==> inputs of build 63 <==
==> flow/design.v <==
module testpc(
	clock,   
	reset,   
	pc,   
	instruction,   
	mem_data,   
	mem_addr,   
	mem_wdata,   
	mwrite_enable,
	mread_enable,
	regwrite_enable,   
	write_addr,   
	reg_write_data   
	);
	input clock, reset;
	input [15:0] instruction, mem_data;
	output [15:0] pc, mem_addr, mem_wdata;
	output [15:0] reg_write_data;
	output mwrite_enable, mread_enable, regwrite_enable;
	output [2:0] write_addr;
	reg [15:0] pc, read_data1, read_data2, ext_imm_data, alu_result;
	reg [15:0] reg_write_data;
	reg [15:0] jump_addr, branch_addr;
	reg [15:0] mwrite_addr, mread_addr;
	reg [6:0] imm_data;
	reg [2:0] read_addr1, read_addr2, write_addr;
	reg [1:0] result_sel;
	reg regwrite_enable, func_sel, imm_sel, mwrite_enable;
	reg mread_enable, memtoreg_sel, jump_enable, branch_enable;
	reg [15:0] reg_table[0:7];
	reg [15:0] c, temp;
	reg c1, c2, s1;
	wire [15:0] b1;
	wire [15:0] and_result, not_result;
	assign mem_addr = alu_result;
	assign mem_wdata = read_data2;
	always@(posedge clock or negedge reset)
	begin
		if(reset == 1'b0)
			pc <= 16'b0000000000000000;
		else if(branch_enable == 1'b1)
		begin
			if(alu_result == 0)
				pc <= pc + branch_addr;
			else
				pc <= pc + 16'b0000000000000001;
		end
		else if(jump_enable == 1'b1)
			pc <= 16'b0000000000000000 + jump_addr;
		else
			pc <= pc + 16'b0000000000000001;
	end
	always@(instruction)
	begin
		begin
			if(instruction[15:13] == 3'b001 && instruction[3:0] <= 4'b0010)   
			begin
				if(instruction[3:0] == 4'b0000)   
				begin
					read_addr1 = instruction[12:10]; 
					read_addr2 = instruction[9:7];  
					write_addr = instruction[6:4];  
					imm_data = 7'b0000000;
					mwrite_addr = 16'b0000000000000000;
					mread_addr = 16'b0000000000000000;
					jump_addr = 16'b0000000000000000;
					branch_addr = 16'b0000000000000000;
					regwrite_enable = 1'b1;
					func_sel = 1'b0;
					result_sel = 2'b00;
					imm_sel = 1'b0;
					mwrite_enable = 1'b0;
					mread_enable = 1'b0;
					memtoreg_sel = 1'b0;
					jump_enable = 1'b0;
					branch_enable = 1'b0;
				end
				else if(instruction[3:0] == 4'b0001)   
				begin
					read_addr1 = instruction[12:10];  
					read_addr2 = instruction[9:7];  
					write_addr = instruction[6:4];  
					imm_data = 7'b0000000;
					mwrite_addr = 16'b0000000000000000;
					mread_addr = 16'b0000000000000000;
					jump_addr = 16'b0000000000000000;
					branch_addr = 16'b0000000000000000;
					regwrite_enable = 1'b1;
					func_sel = 1'b0;
					result_sel = 2'b10;
					imm_sel = 1'b0;
					mwrite_enable = 1'b0;
					mread_enable = 1'b0;
					memtoreg_sel = 1'b0;
					jump_enable = 1'b0;
					branch_enable =	1'b0;		
				end
				else   
				begin
					read_addr1 = instruction[12:10];  
					read_addr2 = instruction[9:7];  
					write_addr = instruction[6:4];  
					imm_data = 7'b0000000;
					mwrite_addr = 16'b0000000000000000;
					mread_addr = 16'b0000000000000000;
					jump_addr = 16'b0000000000000000;
					branch_addr = 16'b0000000000000000;
					regwrite_enable = 1'b1;
					func_sel = 1'b0;
					result_sel = 2'b11;
					imm_sel = 1'b0;
					mwrite_enable = 1'b0;
					mread_enable = 1'b0;
					memtoreg_sel = 1'b0;
					jump_enable = 1'b0;
					branch_enable =	1'b0;		
				end
			end
			else if(instruction[15:13] == 3'b011)   
			begin
				read_addr1 = instruction[12:10];  
				read_addr2 = 3'b000; 
				write_addr = instruction[9:7];  
				imm_data = instruction[6:0];  
				mwrite_addr = 16'b0000000000000000;
				mread_addr = 16'b0000000000000000;
				jump_addr = 16'b0000000000000000;
				branch_addr = 16'b0000000000000000;
				regwrite_enable = 1'b1;
				func_sel = 1'b0;
				result_sel = 2'b00;
				imm_sel = 1'b1;
				mwrite_enable = 1'b0;
				mread_enable = 1'b0;
				memtoreg_sel = 1'b0;
				jump_enable = 1'b0;
				branch_enable =	1'b0;	
			end
			else if(instruction[15:13] == 3'b100)   
			begin
				read_addr1 = instruction[12:10]; 
				read_addr2 = 3'b000;  
				write_addr = instruction[9:7]; 
				imm_data = instruction[6:0];  
				mwrite_addr = 16'b0000000000000000;
				mread_addr = instruction[12:10];
				jump_addr = 16'b0000000000000000;
				branch_addr = 16'b0000000000000000;
				regwrite_enable = 1'b1;
				func_sel = 1'b0;
				result_sel = 2'b00;
				imm_sel = 1'b1;
				mwrite_enable = 1'b0;
				mread_enable = 1'b1;
				memtoreg_sel = 1'b1;
				jump_enable = 1'b0;
				branch_enable =	1'b0;	
			end
			else if(instruction[15:13] == 3'b101)   
			begin
				read_addr1 = instruction[12:10]; 
				read_addr2 = instruction[9:7];
				write_addr = 3'b000;
				imm_data = instruction[6:0]; 
				mwrite_addr = instruction[9:7]; 
				mread_addr = 16'b0000000000000000;
				jump_addr = 16'b0000000000000000;
				branch_addr = 16'b0000000000000000;
				regwrite_enable = 1'b0;
				func_sel = 1'b0;
				result_sel = 2'b00;
				imm_sel = 1'b1;
				mwrite_enable = 1'b1;
				mread_enable = 1'b0;
				memtoreg_sel = 1'b0;
				jump_enable = 1'b0;
				branch_enable =	1'b0;	
			end
			else if(instruction[15:13] == 3'b110)   
			begin
				read_addr1 = instruction[12:10]; 
				read_addr2 = instruction[9:7]; 
				write_addr = 3'b000;
				imm_data = instruction[6:0]; 
				mwrite_addr = 16'b0000000000000000;
				mread_addr = 16'b0000000000000000;
				jump_addr = 16'b0000000000000000;
				branch_addr = instruction[6:0];
				regwrite_enable = 1'b0;
				func_sel = 1'b1;
				result_sel = 2'b00;
				imm_sel = 1'b0;
				mwrite_enable = 1'b0;
				mread_enable = 1'b0;
				memtoreg_sel = 1'b0;
				jump_enable = 1'b0;
				branch_enable =	1'b1;	
			end
			else if(instruction[15:13] == 3'b111)   
			begin
				read_addr1 = 3'b000;
				read_addr2 = 3'b000; 
				write_addr = 3'b000;
				imm_data = 7'b0000000;
				mwrite_addr = 16'b0000000000000000;
				mread_addr = 16'b0000000000000000;
				jump_addr = instruction[12:0];   
				branch_addr = 16'b0000000000000000;
				regwrite_enable = 1'b0;
				func_sel = 1'b0;
				result_sel = 2'b00;
				imm_sel = 1'b0;
				mwrite_enable = 1'b0;
				mread_enable = 1'b0;
				memtoreg_sel = 1'b0;
				jump_enable = 1'b1;
				branch_enable = 1'b0;	
			end
			else   
			begin
				read_addr1 = 3'b000;
				read_addr2 = 3'b000;
				write_addr = 3'b000;
				imm_data = 7'b0000000;
				mwrite_addr = 16'b0000000000000000;
				mread_addr = 16'b0000000000000000;
				jump_addr = 16'b0000000000000000;
				branch_addr = 16'b0000000000000000;
				regwrite_enable = 1'b0;
				func_sel = 1'b0;
				result_sel = 2'b00;
				imm_sel = 1'b0;
				mwrite_enable = 1'b0;
				mread_enable = 1'b0;
				memtoreg_sel = 1'b0;
				jump_enable = 1'b0;
				branch_enable =	1'b0;	
			end
		end
	end
	always@(alu_result, mem_data, memtoreg_sel)
	begin
		if(memtoreg_sel == 1'b1)
			reg_write_data = mem_data;
		else
			reg_write_data = alu_result;
	end
	always@(posedge clock or negedge reset)
	begin
		if(reset == 1'b0)   
		begin
			reg_table[0] <= 16'b0000000000000000;
			reg_table[1] <= 16'b0000000000000000;
			reg_table[2] <= 16'b0000000000000000;
			reg_table[3] <= 16'b0000000000000000;
			reg_table[4] <= 16'b0000000000000000;
			reg_table[5] <= 16'b0000000000000000;
			reg_table[6] <= 16'b0000000000000000;
			reg_table[7] <= 16'b0000000000000000;
		end
		else if(regwrite_enable == 1'b1)
			reg_table[write_addr] <= reg_write_data;
	end
	always@(*)
	begin
		read_data1 = reg_table[read_addr1];
		read_data2 = reg_table[read_addr2];
	end
	reg [15:0] mux_data;
	reg [15:0] adder_result;	
	always@(imm_data)
	begin
		if(imm_data[6] == 1'b1)
			ext_imm_data = 16'b1111111110000000 + imm_data;
		else
			ext_imm_data = 16'b0000000000000000 + imm_data;
	end
	always@(read_data2, ext_imm_data, imm_sel)
	begin
		if(imm_sel == 1'b0)
			mux_data = read_data2;
		else
			mux_data = ext_imm_data;
	end
	always@(mux_data, b1, func_sel)
	case(func_sel)
		1'b0 : temp = mux_data;
		1'b1 : temp = ~mux_data + 1;
	endcase
	assign b1 = temp;
	always@(*)
	begin
	adder_result[0] = read_data1[0] ^ b1[0];
	c[0] = read_data1[0] & b1[0];	
	s1 = b1[1] ^ c[0];
	c1 = b1[1] & c[0];
	adder_result[1] = read_data1[1] ^ s1;
	c2 = read_data1[1] & s1;
	c[1] = c1 | c2;
	s1 = b1[2] ^ c[1];
	c1 = b1[2] & c[1];
	adder_result[2] = read_data1[2] ^ s1;
	c2 = read_data1[2] & s1;
	c[2] = c1 | c2;	
	s1 = b1[3] ^ c[2];
	c1 = b1[3] & c[2];
	adder_result[3] = read_data1[3] ^ s1;
	c2 = read_data1[3] & s1;
	c[3] = c1 | c2;
	s1 = b1[4] ^ c[3];
	c1 = b1[4] & c[3];
	adder_result[4] = read_data1[4] ^ s1;
	c2 = read_data1[4] & s1;
	c[4] = c1 | c2;
	s1 = b1[5] ^ c[4];
	c1 = b1[5] & c[4];
	adder_result[5] = read_data1[5] ^ s1;
	c2 = read_data1[5] & s1;
	c[5] = c1 | c2;
	s1 = b1[6] ^ c[5];
	c1 = b1[6] & c[5];
	adder_result[6] = read_data1[6] ^ s1;
	c2 = read_data1[6] & s1;
	c[6] = c1 | c2;
	s1 = b1[7] ^ c[6];
	c1 = b1[7] & c[6];
	adder_result[7] = read_data1[7] ^ s1;
	c2 = read_data1[7] & s1;
	c[7] = c1 | c2;
	s1 = b1[8] ^ c[7];
	c1 = b1[8] & c[7];
	adder_result[8] = read_data1[8] ^ s1;
	c2 = read_data1[8] & s1;
	c[8] = c1 | c2;
	s1 = b1[9] ^ c[8];
	c1 = b1[9] & c[8];
	adder_result[9] = read_data1[9] ^ s1;
	c2 = read_data1[9] & s1;
	c[9] = c1 | c2;
	s1 = b1[10] ^ c[9];
	c1 = b1[10] & c[9];
	adder_result[10] = read_data1[10] ^ s1;
	c2 = read_data1[10] & s1;
	c[10] = c1 | c2;
	s1 = b1[11] ^ c[10];
	c1 = b1[11] & c[10];
	adder_result[11] = read_data1[11] ^ s1;
	c2 = read_data1[11] & s1;
	c[11] = c1 | c2;
	s1 = b1[12] ^ c[11];
	c1 = b1[12] & c[11];
	adder_result[12] = read_data1[12] ^ s1;
	c2 = read_data1[12] & s1;
	c[12] = c1 | c2;
	s1 = b1[13] ^ c[12];
	c1 = b1[13] & c[12];
	adder_result[13] = read_data1[13] ^ s1;
	c2 = read_data1[13] & s1;
	c[13] = c1 | c2;
	s1 = b1[14] ^ c[13];
	c1 = b1[14] & c[13];
	adder_result[14] = read_data1[14] ^ s1;
	c2 = read_data1[14] & s1;
	c[14] = c1 | c2;
	s1 = b1[15] ^ c[14];
	c1 = b1[15] & c[14];
	adder_result[15] = read_data1[15] ^ s1;
	c2 = read_data1[15] & s1;
	c[15] = c1 | c2;
	end
	assign and_result = read_data1 & mux_data;
	assign not_result = ~read_data1 + mux_data;
	always@(adder_result, and_result, not_result, result_sel)
	case(result_sel)
		2'b00 : alu_result = adder_result;
		2'b01 : 
		begin
			if(adder_result >= 0)
				alu_result = 8'b00000000;
			else
				alu_result = 8'b00000001;
		end
		2'b10 : alu_result = and_result;
		2'b11 : alu_result = not_result;
	endcase
endmodule
==> flow/run.sh <==
#!/bin/bash
# the make line also repeats each setting of config.mk as NAME=value (left out here)
make -C /OpenROAD-flow-scripts/flow DESIGN_CONFIG=/design/flow/config.mk WORK_HOME=/design/flow/orfs CLKGATE_MAP_FILE= finish
==> flow/config.mk <==
export PLATFORM = sky130hd
export DESIGN_NAME = testpc
export DESIGN_NICKNAME = testpc
export VERILOG_FILES = /design/flow/design.v
export SDC_FILE = /design/flow/constraint.sdc
export NUM_CORES = 4
export LEC_CHECK = 0
export ABC_AREA = 1
export CAP_MARGIN = 20
export CELL_PAD_IN_SITES_GLOBAL_PLACEMENT = 2
export CORE_MARGIN = 2
export CORE_UTILIZATION = 40
export CTS_CLUSTER_DIAMETER = 396
export CTS_CLUSTER_SIZE = 98
export PLACE_DENSITY_LB_ADDON = 0.04
export SLEW_MARGIN = 20
==> flow/constraint.sdc <==
create_clock -name core_clock -period 16.0 [get_ports {clock}]
set_input_delay 3.2000 -clock core_clock [delete_from_list [all_inputs] [get_ports {clock}]]
set_output_delay 3.2000 -clock core_clock [all_outputs]
set_load 0.01 [all_outputs]
==> build 53 (differences from build 63) <==
- ABC_AREA: 1 -> default
- CELL_PAD_IN_SITES_GLOBAL_PLACEMENT: 2 -> default
- CORE_UTILIZATION: 40 -> 72
- CTS_CLUSTER_DIAMETER: 396 -> default
- CTS_CLUSTER_SIZE: 98 -> 43
- PLACE_DENSITY: default -> 0.66
- PLACE_DENSITY_LB_ADDON: 0.04 -> default
- SETUP_SLACK_MARGIN: default -> 3.04
==> flow/constraint.sdc (replaced) <==
create_clock -name core_clock -period 10.6 [get_ports {clock}]
set_input_delay 2.1200 -clock core_clock [delete_from_list [all_inputs] [get_ports {clock}]]
set_output_delay 2.1200 -clock core_clock [all_outputs]
set_load 0.01 [all_outputs]
==> trial 2 (differences from build 63) <==
- ABC_AREA: 1 -> default
- CAP_MARGIN: 20 -> 0
- CELL_PAD_IN_SITES_DETAIL_PLACEMENT: default -> 1
- CELL_PAD_IN_SITES_GLOBAL_PLACEMENT: 2 -> default
- CORE_ASPECT_RATIO: default -> 0.6
- CORE_MARGIN: 2 -> 8
- CORE_UTILIZATION: 40 -> 26
- CTS_CLUSTER_DIAMETER: 396 -> default
- CTS_CLUSTER_SIZE: 98 -> 19
- GPL_TIMING_DRIVEN: default -> 0
- HOLD_SLACK_MARGIN: default -> 0.24
- PLACE_DENSITY_LB_ADDON: 0.04 -> default
- SLEW_MARGIN: 20 -> 35
- TNS_END_PERCENT: default -> 100
==> tab_implementation.tex <==
% Auto-generated results table
\begin{tabular}{lr}
\hline
Metric & Value \\
\hline
\multicolumn{2}{l}{\textbf{Logic synthesis}} \\
Top post-synthesis cells by area & sky130\_fd\_sc\_hd\_\_dfrtp\_1 33\%, sky130\_fd\_sc\_hd\_\_mux2\_2 6.1\%, sky130\_fd\_sc\_hd\_\_o21ai\_0 4.9\% \\
\multicolumn{2}{l}{\textbf{CTS}} \\
Number of gates given a new drive strength after cts & 82 \\
\multicolumn{2}{l}{\textbf{Route}} \\
Mean routed wirelength per cell & 26.45 um \\
\multicolumn{2}{l}{\textbf{Setup path}} \\
Reg-to-reg slack, setup & 6.40 ns \\
Kind of start point of the critical path & input pin \\
\multicolumn{2}{l}{\textbf{Min path}} \\
Depth of the worst hold-timing path & 2 \\
\multicolumn{2}{l}{\textbf{Status}} \\
Result of the run & finished clean \\
\multicolumn{2}{l}{\textbf{Place}} \\
Instance area after placement & 0.01279 mm2 \\
\multicolumn{2}{l}{\textbf{Finish}} \\
Final cell count without fillers & 2,008 \\
\multicolumn{2}{l}{\textbf{GRT}} \\
Global-route wire length before repair & 77,830 um \\
\multicolumn{2}{l}{\textbf{Power}} \\
Share of power burned in the clock network & 0.150 \\
\hline
\end{tabular}
That was trial 2.
==> tab_implementation.tex <==
% Generated from flow reports
\begin{tabular}{lr}
\hline
Metric & Value \\
\hline
\multicolumn{2}{l}{\textbf{Status}} \\
Result of the run & stopped before the end \\
Fail Step & 5\_1\_grt \\
First logged error message & [ERROR GRT-0116] Global routing finished with congestion. Check the congestion regions in the DRC Viewer. \\
\multicolumn{2}{l}{\textbf{Logic synthesis}} \\
Top post-synthesis cells by area & sky130\_fd\_sc\_hd\_\_dfrtp\_1 33\%, sky130\_fd\_sc\_hd\_\_mux2\_2 6.1\%, sky130\_fd\_sc\_hd\_\_o21ai\_0 4.9\% \\
Ranking of synthesized cells by instance count & 144 x sky130\_fd\_sc\_hd\_\_dfrtp\_1, 143 x sky130\_fd\_sc\_hd\_\_nand2\_1, 119 x sky130\_fd\_sc\_hd\_\_nor2\_1, 108 x sky130\_fd\_sc\_hd\_\_o21ai\_0, 93 x sky130\_fd\_sc\_hd\_\_a21oi\_1 \\
\multicolumn{2}{l}{\textbf{Die}} \\
\# rows & 45 \\
Core area & 0.01503 mm2 \\
\multicolumn{2}{l}{\textbf{CTS}} \\
Sink Count & 144 \\
Number of gates given a new drive strength after cts & 85 \\
\multicolumn{2}{l}{\textbf{Place}} \\
Detailed Place HPWL & 30,620 um \\
Cell count after placement & 1,662 \\
Instance area after placement & 0.01337 mm2 \\
\hline
\end{tabular}
That was build 53.
==> tab_implementation.tex <==
% Auto-generated results table
\begin{tabular}{lr}
\hline
Metric & Value \\
\hline
\multicolumn{2}{l}{\textbf{Die}} \\
Area of the die & 0.02984 mm2 \\
FP Core Util & 0.4078 \\
\multicolumn{2}{l}{\textbf{Setup path}} \\
Kind of start point of the critical path & input pin \\
Reg-to-reg slack, setup & 7.29 ns \\
\multicolumn{2}{l}{\textbf{Finish}} \\
Final cell count without fillers & 2,189 \\
\multicolumn{2}{l}{\textbf{Power}} \\
Worst VDD drop & 0.1438 mV \\
Share of power burned in the clock network & 0.171 \\
Switch share & 0.4722 \\
\multicolumn{2}{l}{\textbf{CTS}} \\
Number of gates given a new drive strength after cts & 0 \\
\multicolumn{2}{l}{\textbf{Place}} \\
Instance area after placement & 0.01292 mm2 \\
Cell count after placement & 2,156 \\
\multicolumn{2}{l}{\textbf{Route}} \\
Mean routed wirelength per cell & 20.85 um \\
Metal-1 WL & 20,680 um \\
Wire length reported by the detailed router & 45,650 um \\
Count of antenna diodes in the layout & 0 \\
\multicolumn{2}{l}{\textbf{Logic synthesis}} \\
Synth Net Count & 1,783 \\
\multicolumn{2}{l}{\textbf{Status}} \\
Result of the run & finished clean \\
\multicolumn{2}{l}{\textbf{GRT}} \\
Global-route wire length before repair & 69,770 um \\
\multicolumn{2}{l}{\textbf{Min path}} \\
Depth of the worst hold-timing path & 2 \\
\hline
\end{tabular}
That was build 63.
Power and IR drop assume default switching activity.
